==> 12-10: inputs <==
## pcie_pio_ctrl
module pcie_pio_ctrl (
  input          clk,
  input          reset,
  input          tvalid,
  input  [63:0]  tdata,
  output         tready,
  input  [7:0]   tstrb,
  input  [21:0]  tuser,
  input          tlast,
  output [7:0]   cfg_addr,
  output [31:0]  cfg_wr_data,
  output         cfg_rd_cmd,
  output         cfg_wr_cmd,
  input  [31:0]  cfg_rd_data,
  input          cfg_valid,
  output         fifo0_wr_cmd,
  output [131:0] fifo0_wr_data,
  input          fifo0_empty_flag,
  input          fifo0_full_flag,
  input          fifo0_prog_full_flag,
  input          fifo1_full_flag,
  input          fifo1_empty_flag,
  output         fifo1_rd_cmd,
  input  [131:0] fifo1_rd_data,
  input  [7:0]   cfg_bus_number,
  input  [4:0]   cfg_device_number,
  input  [2:0]   cfg_function_number,
  input          lnk_up,
  input          cfg_to_turnoff,
  output         cfg_to_turnoff_ok,
  output         tx_tvalid,
  output [63:0]  tx_tdata,
  input          tx_tready,
  output [7:0]   tx_tstrb,
  output         tx_tlast
);
  wire [7:0]  a4lm_addr;
  wire [31:0] a4lm_wr_data;
  wire        a4lm_wr_cmd, a4lm_rd_cmd;
  wire        req_compl, tlp_enc_ready;
  wire [2:0]  compl_code;
  wire [2:0]  tenc_tc;
  wire [1:0]  tenc_attr;
  wire [9:0]  tenc_len;
  wire [15:0] tenc_rid;
  wire [7:0]  tenc_tag;
  wire [7:0]  tenc_be;
  wire [12:0] tenc_addr;
  wire [31:0] a4lm_data;
  wire        a4lm_valid;
  wire [1:0]  a4lm_err_code;
  wire        awvalid, awready, wrvalid, wrready, bready, bvalid;
  wire        arvalid, arready, rready, rvalid;
  wire [1:0]  awprot, arprot, bresp;
  wire [7:0]  awaddr, araddr;
  wire [3:0]  wrstrb;
  wire [31:0] wrdata, rdata;
  wire [2:0]  rresp;
  wire        rfwrcmd, rfrdcmd, rf_data_valid, slave_need_rf;
  wire [4:0]  rfrdaddr, rfwraddr;
  wire [31:0] rfwrdata, rfrddata;
  axi_tlp_decoder #(.AXIDATAWIDTH(8)) u_dec (
    .clk(clk), .reset(reset),
    .tvalid(tvalid), .tdata(tdata), .tready(tready), .tstrb(tstrb),
    .tuser(tuser), .tlast(tlast),
    .a4lm_addr(a4lm_addr), .a4lm_wr_data(a4lm_wr_data),
    .a4lm_wr_cmd(a4lm_wr_cmd), .a4lm_rd_cmd(a4lm_rd_cmd),
    .cfg_addr(cfg_addr), .cfg_wr_data(cfg_wr_data),
    .cfg_rd_cmd(cfg_rd_cmd), .cfg_wr_cmd(cfg_wr_cmd),
  ...
==> flow/config.mk <==
export PLATFORM = sky130hd
export DESIGN_NAME = pcie_pio_ctrl
export DESIGN_NICKNAME = pcie_pio_ctrl
export VERILOG_FILES = /design/flow/design.v
export SDC_FILE = /design/flow/constraint.sdc
export NUM_CORES = 4
export LEC_CHECK = 0
export CAP_MARGIN = 20
export CORE_MARGIN = 2
export CORE_UTILIZATION = 72
export CTS_CLUSTER_DIAMETER = 400
export CTS_CLUSTER_SIZE = 10
export PLACE_DENSITY_LB_ADDON = 0.08
export SETUP_SLACK_MARGIN = 0.82
export SLEW_MARGIN = 20
==> flow/constraint.sdc <==
create_clock -name core_clock -period 2.81 [get_ports {clk}]
set_input_delay 0.5620 -clock core_clock [delete_from_list [all_inputs] [get_ports {clk}]]
set_output_delay 0.5620 -clock core_clock [all_outputs]
set_load 0.01 [all_outputs]
run.sh (not shown) runs the stock make flow with config.mk's settings and CLKGATE_MAP_FILE=.
==> 09-06: changes against 12-10 <==
ABC_AREA = 1   (was not set)
CORE_UTILIZATION = 57   (was 72)
CTS_CLUSTER_DIAMETER = not set   (was 400)
CTS_CLUSTER_SIZE = not set   (was 10)
PLACE_DENSITY_LB_ADDON = not set   (was 0.08)
SETUP_SLACK_MARGIN = not set   (was 0.82)
==> flow/constraint.sdc (replaced) <==
create_clock -name core_clock -period 5.95 [get_ports {clk}]
set_input_delay 1.1900 -clock core_clock [delete_from_list [all_inputs] [get_ports {clk}]]
set_output_delay 1.1900 -clock core_clock [all_outputs]
set_load 0.01 [all_outputs]
==> notes <==
- In 12-10 the synthesized cell count is smaller than in 09-06, by about 28%.
- 09-06 ran to the end with no violations. 12-10 died in global routing.
- Of 09-06 and 12-10, 09-06 has the higher synthesized area (gap about 3%, measured against 12-10).
- In 12-10 the die size is smaller than in 09-06, by about 23%.
